Setup of pepper:
## ixu_mc_pipe
module ixu_mc_pipe (
    input  wire         core_clock_i,
    input  wire         core_flush_i,
    input  wire  [17:0] data_i,
    input  wire         valid_i,
    output logic        busy_o,
    output wire  [ 5:0] rs1_o,
    output wire  [ 5:0] rs2_o,
    input  wire  [31:0] rs1_data_i,
    input  wire  [31:0] rs2_data_i,
    output wire  [ 4:0] rob_o,
    input  wire  [ 6:0] opcode_i,
    input  wire  [ 6:0] ins_type,
    input  wire         imm_i,
    input  wire  [31:0] immediate_i,
    input  wire  [ 5:0] dest_i,
    output logic [ 5:0] wakeup_dest,
    output logic        wakeup_valid,
    output logic [ 5:0] l_wakeup_dest,
    output logic        l_wakeup_valid,
    output logic [ 5:0] ixu_mc_ex_dest,
    output logic [31:0] ixu_mc_ex_data,
    output logic        ixu_mc_ex_valid,
    output logic [ 5:0] ixu_mc_wb_dest,
    output logic [31:0] ixu_mc_wb_data,
    output logic        ixu_mc_wb_valid,
    output wire  [ 4:0] pmu_ins_id_o,
    output wire         pmu_ins_valid_o
);
For scale: ~61,000 µm² of cells after synthesis.
clock: 5.35 ns
lec_check: 0
cap_margin: 20
cell_pad_in_sites_detail_placement: 2
cell_pad_in_sites_global_placement: 1
core_margin: 8
core_utilization: 50
cts_cluster_diameter: 122
cts_cluster_size: 92
gpl_routability_driven: 0
gpl_timing_driven: 0
hold_slack_margin: 0.15
place_density: 0.84
slew_margin: 20
tns_end_percent: 65
run.sh (not shown) runs the stock make flow with config.mk's settings and CLKGATE_MAP_FILE=.
pepper: it failed with a tool error in detailed placement, so there are no final results.
#### Input delta (willow over pepper)
- putting SETUP_SLACK_MARGIN at 0.4 where nothing was set
- clearing CELL_PAD_IN_SITES_GLOBAL_PLACEMENT, which used to be 1
- clearing HOLD_SLACK_MARGIN, which used to be 0.15
- clearing CELL_PAD_IN_SITES_DETAIL_PLACEMENT, which used to be 2
- clearing GPL_TIMING_DRIVEN, which used to be 0
- clearing CTS_CLUSTER_SIZE, which used to be 92
- clearing PLACE_DENSITY, which used to be 0.84
- swapping 50 for 40 in CORE_UTILIZATION
- clearing CTS_CLUSTER_DIAMETER, which used to be 122
- swapping 8 for 2 in CORE_MARGIN
- clearing TNS_END_PERCENT, which used to be 65
- clearing GPL_ROUTABILITY_DRIVEN, which used to be 0
- swapping 5.35 for 9.0 in the clock period (ns, I/O delays scaled along)
## What came out
Per the final summary, willow finished and its layout is clean on timing, DRC and antenna. pepper → willow: net count of the mapped netlist shows no meaningful change, area fraction in full adders, half adders and majority gates neither gained nor lost much, core box area picked up an extra 30,000 µm². pepper → willow: count of input and output buffers saw a decrease; initial core utilization saw a decrease; overall chip area saw an increase; count of flip-flops with a built-in enable after synthesis saw little to no change; floorplan die height saw an increase.

Starting RTL as in the previous note.
clock: 9.04 ns
lec_check: 0
abc_area: 0
cap_margin: 20
cell_pad_in_sites_detail_placement: 0
core_margin: 2
core_utilization: 66
cts_cluster_size: 85
setup_slack_margin: 1.29
slew_margin: 20
Next try:
- ABC_AREA: 0 -> unset
- CELL_PAD_IN_SITES_DETAIL_PLACEMENT: 0 -> unset
- CORE_UTILIZATION: 66 -> 40
- CTS_CLUSTER_SIZE: 85 -> unset
- SETUP_SLACK_MARGIN: 1.29 -> 0.4
- clock period: 9.04 -> 8.63 ns (I/O delays scaled with it)
The new run produced a clean layout.
Via count went down by 5.9%.
Clock-buffer cell count went down by 2.

run A:
ixu_mc_pipe again, from the RTL that the note above started with.
Settings: LEC_CHECK=0, ABC_AREA=1, CAP_MARGIN=5, CORE_MARGIN=2, CORE_UTILIZATION=72, CTS_CLUSTER_DIAMETER=244, CTS_CLUSTER_SIZE=72, MAX_ROUTING_LAYER=met4, PLACE_DENSITY=0.65, SETUP_SLACK_MARGIN=0.4, SLEW_MARGIN=0; clock period 3.53 ns.
Run A terminated abnormally: global routing reported GRT-0116.
Changes in run B relative to run A:
- SLEW_MARGIN changed from 0 to 20
- CTS_CLUSTER_DIAMETER removed (was 244)
- PLACE_DENSITY removed (was 0.65)
- ABC_AREA removed (was 1)
- CAP_MARGIN changed from 5 to 20
- SETUP_SLACK_MARGIN changed from 0.4 to 1.1
- CORE_UTILIZATION changed from 72 to 66
- CTS_CLUSTER_SIZE removed (was 72)
- the clock period (ns, I/O delays scaled along) changed from 3.53 to 9.0
[summary]
Side by side, placement-stage cell area turned out lower in run B than in run A. Run B has completed all stages; timing, DRC and antenna checks passed. Run B reports a higher number of core rows than run A does. Run A → run B: core footprint went up about 3.7%; detailed placer's ending HPWL went down about 22%.
Modified inputs, run C compared to run B
- a change of CORE_UTILIZATION from 66 to 40
- a change of SETUP_SLACK_MARGIN from 1.1 to 0.4
- a deleted MAX_ROUTING_LAYER that had been met4
- a change of the clock period (ns, I/O delays scaled along) from 9.0 to 12.3
[summary]
Having completed the whole flow, run C delivered a layout that passed the timing, design-rule and antenna checks. The critical path required time of run C exceeds that of run B by 3.27 ns. Relative to run B, the count of clock-buffer cells in the layout of run C is higher by about 30%. As far as area fraction in and, or, nand and nor cells after synthesis goes, run C and run B are indistinguishable; the numbers are identical. Per the comparison of run C with run B, weighted congestion reported at the end of routability-driven placement dropped 4.6%; fraction of the cycle the final worst path needs dropped 9.1 points; area after detailed placement dropped 830 um^2; register share of the cell area climbed 0.41 points. The run showing the greater worst setup slack is run C. Of run B and run C, the higher post-place setup slack belongs to run C.
